== v6 ==
==> flow/design.v (excerpt) <==
module rgb2dvi (
    input  wire        PixelClk,
    input  wire [23:0] vid_pData,
    input  wire        vid_pVDE,
    input  wire        vid_pHSync,
    input  wire        vid_pVSync,
    output wire [9:0]  pDataOutRaw0,    
    output wire [9:0]  pDataOutRaw1,    
    output wire [9:0]  pDataOutRaw2     
);
Size: ~720 cells after synthesis, roughly 58 I/O pins.
export LEC_CHECK = 0
export CAP_MARGIN = 5
export CELL_PAD_IN_SITES_DETAIL_PLACEMENT = 1
export CELL_PAD_IN_SITES_GLOBAL_PLACEMENT = 0
export CORE_ASPECT_RATIO = 1.25
export CORE_MARGIN = 2
export CORE_UTILIZATION = 24
export CTS_CLUSTER_DIAMETER = 214
export GPL_ROUTABILITY_DRIVEN = 0
export GPL_TIMING_DRIVEN = 0
export HOLD_SLACK_MARGIN = -0.1
export MIN_ROUTING_LAYER = met2
export PLACE_DENSITY_LB_ADDON = 0.19
export SETUP_SLACK_MARGIN = 0.01
export SLEW_MARGIN = 15
create_clock -name core_clock -period 3.92 [get_ports {PixelClk}]
run.sh (not shown) runs the stock make flow with config.mk's settings and CLKGATE_MAP_FILE=.
Modified inputs, v7 compared to v6
- CORE_UTILIZATION now 68, was 24
- CELL_PAD_IN_SITES_GLOBAL_PLACEMENT no longer set, was 0
- PLACE_DENSITY_LB_ADDON no longer set, was 0.19
- GPL_ROUTABILITY_DRIVEN no longer set, was 0
- SLEW_MARGIN now 20, was 15
- CELL_PAD_IN_SITES_DETAIL_PLACEMENT no longer set, was 1
- MIN_ROUTING_LAYER no longer set, was met2
- CTS_CLUSTER_DIAMETER no longer set, was 214
- HOLD_SLACK_MARGIN no longer set, was -0.1
- GPL_TIMING_DRIVEN no longer set, was 0
- CAP_MARGIN now 20, was 5
- CORE_ASPECT_RATIO no longer set, was 1.25
- SETUP_SLACK_MARGIN no longer set, was 0.01
- ABC_AREA now 1, previously not set
- the clock period (ns, I/O delays scaled along) now 1.58, was 3.92
- v6 went all the way through the flow, and no timing, DRC or antenna check failed.
- Run status, v7: aborted in 4_1_cts, error DPL-0038
- NOTE post-synthesis chip area from yosys v6->v7 increased by a few percent
- Adder-cell area share of the yosys netlist: higher on v6
- The run showing the greater synthesized area is v7.
- The number of cells produced by synthesis in v6 is 0.79 times that in v7.
- The area of the placeable core in v7 sits about 60% below the value recorded for v6.
- Number of distinct library cells after synthesis (higher): v6
- From v6 to v7 the numbers moved as follows: width of the die down 31%, overall die height down 45%, aoi/oai-family share of the synthesized area down 0.88 points, cell area reported after detailed placement up about 22%.

Starting RTL as in the previous note.
clock: 3.34 ns
lec_check: 0
cap_margin: 20
core_margin: 2
core_utilization: 72
cts_cluster_diameter: 30
place_density: 0.65
setup_slack_margin: 0.94
slew_margin: 20
The starting point stopped in clock tree synthesis (4_1_cts), error DPL-0038.
Rerun with:
Settings changed: ABC_AREA set to 1, CTS_CLUSTER_DIAMETER 30 to unset, PLACE_DENSITY 0.65 to unset, SETUP_SLACK_MARGIN 0.94 to unset.
Clock period 3.34 ns to 4.05 ns, I/O delays scaled along.
This time the run finished but failed the layout checks on negative setup slack.
Die area goes up by 5.2%.
Synthesized area is higher by 5.4%.
Synthesized cell count goes up by 26%.
Rerun with:
Settings changed: CORE_UTILIZATION 72 to 68, PLACE_DENSITY set to 0.35.
Clock period 4.05 ns to 2.87 ns, I/O delays scaled along.
This time the run never finished: it broke off in global routing (5_1_grt).
Die size is higher by a few percent.
Synthesized cell count is unchanged.
Area after synthesis is unchanged.
Rerun with:
Settings changed: CTS_CLUSTER_DIAMETER set to 336, CTS_CLUSTER_SIZE set to 33, HOLD_SLACK_MARGIN set to 0.3, PLACE_DENSITY 0.35 to unset.
Clock period 2.87 ns to 3.73 ns, I/O delays scaled along.
=> With this change the flow finished but failed the layout checks on negative setup slack. Area after synthesis is unchanged. Die area stays the same. Synthesized cell count is unchanged.
Rerun with:
Settings changed: ABC_AREA 1 to unset, CORE_UTILIZATION 68 to 40, CTS_CLUSTER_DIAMETER 336 to unset, CTS_CLUSTER_SIZE 33 to unset, HOLD_SLACK_MARGIN 0.3 to unset.
Clock period 3.73 ns to 3.8 ns, I/O delays scaled along.
This time the run finished with timing, DRC and antenna clean.
Setup slack gets better by 0.19 ns.
Routed wire length drops by about 24%.
Utilization went down by 35 points.
Rerun with:
Settings changed: CORE_UTILIZATION 40 to 64.
Clock period 3.8 ns to 2.11 ns, I/O delays scaled along.
This time the run died in global routing (5_1_grt) with ODB-0269.
Synthesized cell count is unchanged.
Die area goes down by 37%.
Area after synthesis stays the same.
